==> flow/design.v (excerpt) <==
module axi_dma_controller #(
    parameter int ADDR_WD = 32,
    parameter int DATA_WD = 32,
    parameter int CHANNEL_COUNT = 8,  
    parameter int MAX_BURST_LEN = 16,  
    localparam int STRB_WD = DATA_WD / 8
) (
    input wire                    clk,
    input wire                    rst,
    input wire                    cmd_valid,
    input wire [ADDR_WD-1:0]      cmd_src_addr,
    input wire [ADDR_WD-1:0]      cmd_dst_addr,
    input wire [1:0]              cmd_burst,
    input wire [ADDR_WD-1:0]      cmd_len,
    input wire [2:0]              cmd_size,
    output wire                   cmd_ready,
    output wire                   M_AXI_ARVALID,
    output wire [ADDR_WD-1:0]     M_AXI_ARADDR,
    output wire [7:0]             M_AXI_ARLEN,
    output wire [2:0]             M_AXI_ARSIZE,
    output wire [1:0]             M_AXI_ARBURST,
    input wire                    M_AXI_ARREADY,
    input wire                    M_AXI_RVALID,
    input wire [DATA_WD-1:0]      M_AXI_RDATA,
    input wire [1:0]              M_AXI_RRESP,
    input wire                    M_AXI_RLAST,
    output wire                   M_AXI_RREADY,
    output wire                   M_AXI_AWVALID,
    output wire [ADDR_WD-1:0]     M_AXI_AWADDR,
    output wire [7:0]             M_AXI_AWLEN,
    output wire [2:0]             M_AXI_AWSIZE,
    output wire [1:0]             M_AXI_AWBURST,
    input wire                    M_AXI_AWREADY,
    output wire                   M_AXI_WVALID,
    output wire [DATA_WD-1:0]     M_AXI_WDATA,
    output wire [STRB_WD-1:0]     M_AXI_WSTRB,
    output wire                   M_AXI_WLAST,
    input wire                    M_AXI_WREADY,
    input wire                    M_AXI_BVALID,
    input wire [1:0]              M_AXI_BRESP,
    output wire                   M_AXI_BREADY
);
    logic                           buf_cmd_in_valid;
    logic                           buf_cmd_in_ready;
    logic [$clog2(ADDR_WD/8)-1:0]   buf_cmd_in_src_offset;
    logic [ADDR_WD-1:0]             buf_cmd_in_dst_addr;
    logic [1:0]                     buf_cmd_in_burst;
    logic [ADDR_WD-1:0]             buf_cmd_in_len;
    logic [2:0]                     buf_cmd_in_size;
    logic                           buf_cmd_out_valid;
    logic                           buf_cmd_out_ready;
  ...
Settings: LEC_CHECK=0, ABC_AREA=1, CAP_MARGIN=20, CELL_PAD_IN_SITES_GLOBAL_PLACEMENT=3, CORE_MARGIN=2, CORE_UTILIZATION=40, PLACE_DENSITY_LB_ADDON=0.12, SLEW_MARGIN=20; clock period 12.0 ns.
run.sh (not shown) runs the stock make flow with config.mk's settings and CLKGATE_MAP_FILE=.
Edit:
--- a/flow/config.mk
+++ b/flow/config.mk
@@ -10 +9,0 @@
-export CELL_PAD_IN_SITES_GLOBAL_PLACEMENT = 3
@@ -12,2 +11 @@
-export CORE_UTILIZATION = 40
-export PLACE_DENSITY_LB_ADDON = 0.12
+export CORE_UTILIZATION = 72
==> flow/constraint.sdc (replaced) <==
create_clock -name core_clock -period 5.2 [get_ports {clk}]
set_input_delay 1.0400 -clock core_clock [delete_from_list [all_inputs] [get_ports {clk}]]
set_output_delay 1.0400 -clock core_clock [all_outputs]
set_load 0.01 [all_outputs]
=> Now the flow stopped in global routing, error ODB-0269. Die size drops by 44%. Area after synthesis does not change. Synthesized cell count is unchanged.
Edit:
--- a/flow/config.mk
+++ b/flow/config.mk
@@ -8 +7,0 @@
-export ABC_AREA = 1
@@ -11 +10 @@
-export CORE_UTILIZATION = 72
+export CORE_UTILIZATION = 40
==> flow/constraint.sdc (replaced) <==
create_clock -name core_clock -period 12.0 [get_ports {clk}]
set_input_delay 2.4000 -clock core_clock [delete_from_list [all_inputs] [get_ports {clk}]]
set_output_delay 2.4000 -clock core_clock [all_outputs]
set_load 0.01 [all_outputs]
Result:
- The new run completed with no timing, DRC or antenna violations
- die size goes up by 76%
- area after synthesis goes down by 1.5%
- synthesized cell count goes down by 33%
Edit:
--- a/flow/config.mk
+++ b/flow/config.mk
@@ -8,3 +8,8 @@
-export CAP_MARGIN = 20
-export CORE_MARGIN = 2
-export CORE_UTILIZATION = 40
+export ABC_AREA = 1
+export CAP_MARGIN = 35
+export CORE_MARGIN = 4
+export CORE_UTILIZATION = 31
+export CTS_CLUSTER_DIAMETER = 227
+export GPL_ROUTABILITY_DRIVEN = 0
+export GPL_TIMING_DRIVEN = 1
+export PLACE_DENSITY_LB_ADDON = 0.04
=>
- The changed run completed without violations
- global-route usage shrinks by 1.2 points
- non-clock buffer count shrinks by 7
- clock-buffer cell count grows by 51
- cell area grows by a few percent
- synthesized area grows slightly
- fmax grows by a few percent
- wire length grows by a quarter to a third

========
Starting RTL as in the previous note.
Settings: LEC_CHECK=0, ABC_AREA=1, CAP_MARGIN=35, CORE_MARGIN=4, CORE_UTILIZATION=31, CTS_CLUSTER_DIAMETER=227, GPL_ROUTABILITY_DRIVEN=0, GPL_TIMING_DRIVEN=0, PLACE_DENSITY=0.49, SETUP_SLACK_MARGIN=0.06, SLEW_MARGIN=20; clock period 12.0 ns.
The baseline produced a clean layout.
Rerun with:
==> flow/config.mk (replaced) <==
export PLATFORM = sky130hd
export DESIGN_NAME = axi_dma_controller
export DESIGN_NICKNAME = axi_dma_controller
export VERILOG_FILES = /design/flow/design.v
export SDC_FILE = /design/flow/constraint.sdc
export NUM_CORES = 4
export LEC_CHECK = 0
export CAP_MARGIN = 20
export CORE_MARGIN = 2
export CORE_UTILIZATION = 58
export SLEW_MARGIN = 20
==> flow/constraint.sdc (replaced) <==
create_clock -name core_clock -period 6.48 [get_ports {clk}]
set_input_delay 1.2960 -clock core_clock [delete_from_list [all_inputs] [get_ports {clk}]]
set_output_delay 1.2960 -clock core_clock [all_outputs]
set_load 0.01 [all_outputs]
=> The new run ran to the end with violations: setup timing; setup slack got worse by 4200 ps; final cell count goes down by 31%.
Rerun with:
--- a/flow/config.mk
+++ b/flow/config.mk
@@ -8,4 +8,5 @@
 export CAP_MARGIN = 20
 export CORE_MARGIN = 2
-export CORE_UTILIZATION = 58
+export CORE_UTILIZATION = 67
+export CTS_CLUSTER_SIZE = 25
 export SLEW_MARGIN = 20
==> flow/constraint.sdc (replaced) <==
create_clock -name core_clock -period 9.64 [get_ports {clk}]
set_input_delay 1.9280 -clock core_clock [delete_from_list [all_inputs] [get_ports {clk}]]
set_output_delay 1.9280 -clock core_clock [all_outputs]
set_load 0.01 [all_outputs]
Result: The new run completed and failed the layout checks on setup timing; routed wire length rose by 16%; hold slack degrades by 28 ps; count of clock-buffer cells in the layout rose by 10; setup slack is better by 2700 ps.
Rerun with:
--- a/flow/config.mk
+++ b/flow/config.mk
@@ -8,5 +8,6 @@
 export CAP_MARGIN = 20
 export CORE_MARGIN = 2
-export CORE_UTILIZATION = 67
+export CORE_UTILIZATION = 69
 export CTS_CLUSTER_SIZE = 25
+export SETUP_SLACK_MARGIN = 0.57
 export SLEW_MARGIN = 20
==> flow/constraint.sdc (replaced) <==
create_clock -name core_clock -period 6.48 [get_ports {clk}]
set_input_delay 1.2960 -clock core_clock [delete_from_list [all_inputs] [get_ports {clk}]]
set_output_delay 1.2960 -clock core_clock [all_outputs]
set_load 0.01 [all_outputs]
Outcome: This time the run died in global routing (5_1_grt) (GRT-0116). Synthesized area does not change. Synthesized cell count stays the same. Die area decreases by a few percent.

========
## job 3384
axi_dma_controller again, from the RTL that the note above started with.
==> flow/config.mk <==
export PLATFORM = sky130hd
export DESIGN_NAME = axi_dma_controller
export DESIGN_NICKNAME = axi_dma_controller
export VERILOG_FILES = /design/flow/design.v
export SDC_FILE = /design/flow/constraint.sdc
export NUM_CORES = 4
export LEC_CHECK = 0
export ABC_AREA = 0
export CAP_MARGIN = 25
export CELL_PAD_IN_SITES_GLOBAL_PLACEMENT = 1
export CORE_MARGIN = 9
export CORE_UTILIZATION = 21
export GPL_ROUTABILITY_DRIVEN = 1
export HOLD_SLACK_MARGIN = 0.23
export MIN_ROUTING_LAYER = met2
export PLACE_DENSITY_LB_ADDON = 0.14
export SETUP_SLACK_MARGIN = -0.17
export SLEW_MARGIN = 25
export TNS_END_PERCENT = 100
==> flow/constraint.sdc <==
create_clock -name core_clock -period 9.49 [get_ports {clk}]
set_input_delay 1.8980 -clock core_clock [delete_from_list [all_inputs] [get_ports {clk}]]
set_output_delay 1.8980 -clock core_clock [all_outputs]
set_load 0.01 [all_outputs]
Job 3384 finished all stages; layout check result: FAIL, due to setup timing.
Changes in job 952 relative to job 3384:
Settings: CORE_UTILIZATION: 21 -> 70; GPL_ROUTABILITY_DRIVEN: 1 -> unset; ABC_AREA: 0 -> 1; PLACE_DENSITY_LB_ADDON: 0.14 -> unset; MIN_ROUTING_LAYER: met2 -> unset; CAP_MARGIN: 25 -> 20; CELL_PAD_IN_SITES_GLOBAL_PLACEMENT: 1 -> unset; TNS_END_PERCENT: 100 -> unset; CORE_MARGIN: 9 -> 2; SLEW_MARGIN: 25 -> 20; HOLD_SLACK_MARGIN: 0.23 -> unset; the clock period (ns, I/O delays scaled along): 9.49 -> 3.75.
Findings:
- Among job 3384 and job 952, the run that stopped before the end is job 952, and it is the only one.
- Job 952 never completed, since it errored out during 5_1_grt.
- [flow] job 3384 | stages: complete | final checks: fail | reason: setup timing
- Distinct cell type count after synthesis (job 952 / job 3384): 0.60
- In job 952, the fraction of the core area occupied by cells at floorplan came out 50 points above the value in job 3384.
- Number of gates resized after cts came out higher on job 952 than on job 3384.
- Looking at summed standard-cell area reported by yosys, job 952 sits about 1.5% higher than job 3384 does.
- In job 952, simple logic cell fraction of the synthesized area is higher than in job 3384.
- Job 952 ended with more synthesized cell count than job 3384.
## Diff of input files: job 6249 against job 952
Settings: SETUP_SLACK_MARGIN removed (was -0.17); ABC_AREA removed (was 1); the clock period (ns, I/O delays scaled along) changed from 3.75 to 11.7.
Findings:
- Job 6249: done, clean on timing, DRC and antenna
- On instance count after placement with tap cells included: job 6249 sits below job 952.
- Taking job 952 as the reference, in job 6249 core region area fell 1.5%, total placed instance area fell by 9.6%, area of the mapped netlist decreased by about 1.5% relative to the old numbers.
- Job 952 → job 6249: count of mapped cells out of synthesis saw a decrease; area fraction in and, or, nand and nor cells saw a decrease; adder-cell share of the synthesized area saw little to no change.
Setup changes, job 6249 to job 3856
Settings: putting ABC_AREA at 1 where nothing was set; putting TNS_END_PERCENT at 50 where nothing was set; swapping 70 for 72 in CORE_UTILIZATION; putting CORE_ASPECT_RATIO at 1.32 where nothing was set; swapping 11.7 for 4.18 in the clock period (ns, I/O delays scaled along).
==> comparison <==
- 5_1_grt: job 3856 exited with error
- Diff job 6249 -> job 3856: number of gates resized after cts has increased, floorplan die area has decreased, synthesized cell count has increased, area after synthesis has increased.
- Job 3856 vs job 6249 on area fraction in and, or, nand and nor cells after synthesis: job 3856 is the higher one.
Setup changes, job 3856 to job 8735
Settings: CORE_ASPECT_RATIO no longer set, was 1.32; CORE_UTILIZATION now 40, was 72; ABC_AREA no longer set, was 1; TNS_END_PERCENT no longer set, was 50; the clock period (ns, I/O delays scaled along) now 11.7, was 4.18.
## What came out
- Job 8735: number of buffers added by the clock tree synthesis step about 18% above job 3856
- Floorplan die height sits higher in job 8735 than in job 3856.
- Job 3856 and job 8735: one clean run, job 8735; the rest did not finish clean.
- Job 3856 | ERROR | 5_1_grt
- Job 8735 vs. job 3856: global placement routability congestion shrank by about 10%; post-CTS setup-driven buffer insertion count shrank by 169; count of cell types in the netlist grew by 44; die footprint grew by about 80%.

========
Setup of run 1:
axi_dma_controller again, from the RTL that the note above started with.
Design axi_dma_controller, start of the top module:
module axi_dma_controller #(
    parameter int ADDR_WD = 32,
    parameter int DATA_WD = 32,
    parameter int CHANNEL_COUNT = 8,  
    parameter int MAX_BURST_LEN = 16,  
    localparam int STRB_WD = DATA_WD / 8
) (
    input wire                    clk,
    input wire                    rst,
    input wire                    cmd_valid,
    input wire [ADDR_WD-1:0]      cmd_src_addr,
    input wire [ADDR_WD-1:0]      cmd_dst_addr,
    input wire [1:0]              cmd_burst,
    input wire [ADDR_WD-1:0]      cmd_len,
    input wire [2:0]              cmd_size,
    output wire                   cmd_ready,
    output wire                   M_AXI_ARVALID,
    output wire [ADDR_WD-1:0]     M_AXI_ARADDR,
    output wire [7:0]             M_AXI_ARLEN,
    output wire [2:0]             M_AXI_ARSIZE,
    output wire [1:0]             M_AXI_ARBURST,
    input wire                    M_AXI_ARREADY,
    input wire                    M_AXI_RVALID,
    input wire [DATA_WD-1:0]      M_AXI_RDATA,
    input wire [1:0]              M_AXI_RRESP,
    input wire                    M_AXI_RLAST,
  ...
==> flow/config.mk <==
export PLATFORM = sky130hd
export DESIGN_NAME = axi_dma_controller
export DESIGN_NICKNAME = axi_dma_controller
export VERILOG_FILES = /design/flow/design.v
export SDC_FILE = /design/flow/constraint.sdc
export NUM_CORES = 4
export LEC_CHECK = 0
export CAP_MARGIN = 20
export CORE_ASPECT_RATIO = 0.71
export CORE_MARGIN = 2
export CORE_UTILIZATION = 70
export CTS_CLUSTER_SIZE = 47
export GPL_ROUTABILITY_DRIVEN = 1
export GPL_TIMING_DRIVEN = 1
export MAX_ROUTING_LAYER = met5
export PLACE_DENSITY_LB_ADDON = 0.0
export SETUP_SLACK_MARGIN = 0.74
export SLEW_MARGIN = 10
export TNS_END_PERCENT = 5
==> flow/constraint.sdc <==
create_clock -name core_clock -period 2.58 [get_ports {clk}]
set_input_delay 0.5160 -clock core_clock [delete_from_list [all_inputs] [get_ports {clk}]]
set_output_delay 0.5160 -clock core_clock [all_outputs]
set_load 0.01 [all_outputs]
The flow ended early for run 1: it failed with a tool error in global routing.
Edits applied to the flow inputs when going from run 1 to run 2:
- a change of CORE_UTILIZATION from 70 to 66
- a change of SETUP_SLACK_MARGIN from 0.74 to 1.08
- an added PLACE_DENSITY of 0.41
- a deleted PLACE_DENSITY_LB_ADDON that had been 0.0
- a change of the clock period (ns, I/O delays scaled along) from 2.58 to 4.13
[summary]
The flow ran to completion for all of run 1 and run 2 but run 1, which stopped partway.
The layout from run 2, despite a flow that completed every stage, fails the layout checks, with the failing checks listed as negative setup slack.
As far as area of the synthesized netlist per yosys stat goes, run 1 and run 2 are indistinguishable; the numbers are identical.
Count of buffers added by post-CTS timing repair for setup down 42 in run 2 wrt run 1
Comparing run 2 with run 1, the post-synthesis sequential area ratio came out essentially unchanged.
In run 2 relative to run 1, half-perimeter wire length after detailed placement had gone down by more than 10%.
Summary: with run 1 as the reference, number of resized instances in the post-cts repair step in run 2 moved down by a little under 10%.
Higher y dimension of the die among run 1 and run 2: run 2
Effective utilization at floorplan: run 2 vs run 1 down 4.4 points
The routability-driven placement congestion ratio of run 2 falls short of that of run 1 by 1.6%.
[compare] base=run 1 new=run 2: clock buffer count from CTS rose about 0.56%; worst slack after detailed placement rose 1200 ps; die size now larger.
Input-level comparison between run 3 and run 2:
- swapping 1.08 for 1.89 in SETUP_SLACK_MARGIN
- swapping 47 for 41 in CTS_CLUSTER_SIZE
- swapping 66 for 72 in CORE_UTILIZATION
- putting PLACE_DENSITY_LB_ADDON at 0.0 where nothing was set
- clearing PLACE_DENSITY, which used to be 0.41
- swapping 4.13 for 6.42 in the clock period (ns, I/O delays scaled along)
Notes after the runs:
There was hardly any difference in XOR/XNOR share of the synthesized area between run 2 and run 3. Compared with run 2, run 3 shows a lower number of cell rows. Die area | run 3 < run 2. As far as average cell area after synthesis goes, run 3 and run 2 are indistinguishable; the numbers are identical. On maximum buffer depth of the clock tree, run 3 tracks run 2 almost exactly. Against run 2, run 3 comes in 4.2% lower on height of the die. Relative to run 2, the count of placed standard cells including taps measured on run 3 has decreased by a few percent. Summary of run 3 over run 2: worst setup slack after placement climbed 1870 ps, area of the placeable core dropped 8.4%. Status(run 3) = ERROR, stage = global routing. Run 3 ends up with a post-CTS resize count that is about 4.5% lower than in run 2.
Input-level comparison between run 4 and run 3:
- CTS_CLUSTER_DIAMETER now 334, previously not set
- TNS_END_PERCENT no longer set, was 5
- CORE_MARGIN now 9, was 2
- PLACE_DENSITY now 0.41, previously not set
- SLEW_MARGIN now 25, was 10
- ABC_AREA now 1, previously not set
- SETUP_SLACK_MARGIN now 1.08, was 1.89
- GPL_ROUTABILITY_DRIVEN now 0, was 1
- CTS_CLUSTER_SIZE now 15, was 41
- PLACE_DENSITY_LB_ADDON no longer set, was 0.0
- CELL_PAD_IN_SITES_DETAIL_PLACEMENT now 0, previously not set
- HOLD_SLACK_MARGIN now 0.11, previously not set
- CORE_ASPECT_RATIO now 1.17, was 0.71
- CELL_PAD_IN_SITES_GLOBAL_PLACEMENT now 2, previously not set
- CORE_UTILIZATION now 58, was 72
==> results <==
Run 4 -> stages 100% | layout checks FAIL | negative setup slack
Run 4 ended up with a higher floorplan die height than run 3 did.
Summary — synthesized cell area, run 4 relative to run 3: higher, by 1.5%.
Run 3 has higher half-perimeter wire length after detailed placement than run 4.
> inputs changed (run 4 -> run 5)
- changing CORE_MARGIN from 9 to 2
- removing CELL_PAD_IN_SITES_DETAIL_PLACEMENT (formerly 0)
- removing GPL_ROUTABILITY_DRIVEN (formerly 0)
- changing CORE_UTILIZATION from 58 to 57
- removing ABC_AREA (formerly 1)
- changing SLEW_MARGIN from 25 to 20
- removing CTS_CLUSTER_DIAMETER (formerly 334)
- removing PLACE_DENSITY (formerly 0.41)
- removing CTS_CLUSTER_SIZE (formerly 15)
- removing GPL_TIMING_DRIVEN (formerly 1)
- removing CELL_PAD_IN_SITES_GLOBAL_PLACEMENT (formerly 2)
- removing MAX_ROUTING_LAYER (formerly met5)
- removing SETUP_SLACK_MARGIN (formerly 1.08)
- removing HOLD_SLACK_MARGIN (formerly 0.11)
- removing CORE_ASPECT_RATIO (formerly 1.17)
- changing the clock period (ns, I/O delays scaled along) from 6.42 to 8.75
- Of the runs run 4 and run 5, none of them finished clean.
- STATUS run=run 5 STAGES=ALL_DONE FINAL_CHECKS=FAILED CAUSE=negative setup slack
- Compared with run 4, in run 5 post-route worst hold slack rose by 30 ps; final standard cell count with taps included and fillers excluded fell by 3062; chip area from the yosys synthesis statistics fell by 1.5%.
- | aggregate routed wire length | run 5 vs run 4 | better |
- Combinational share of cell area: run 4 and run 5 compared, lower one is run 4
- Reported for run 4 and run 5, number of DRC violations after detailed routing turned out identical to the last digit.
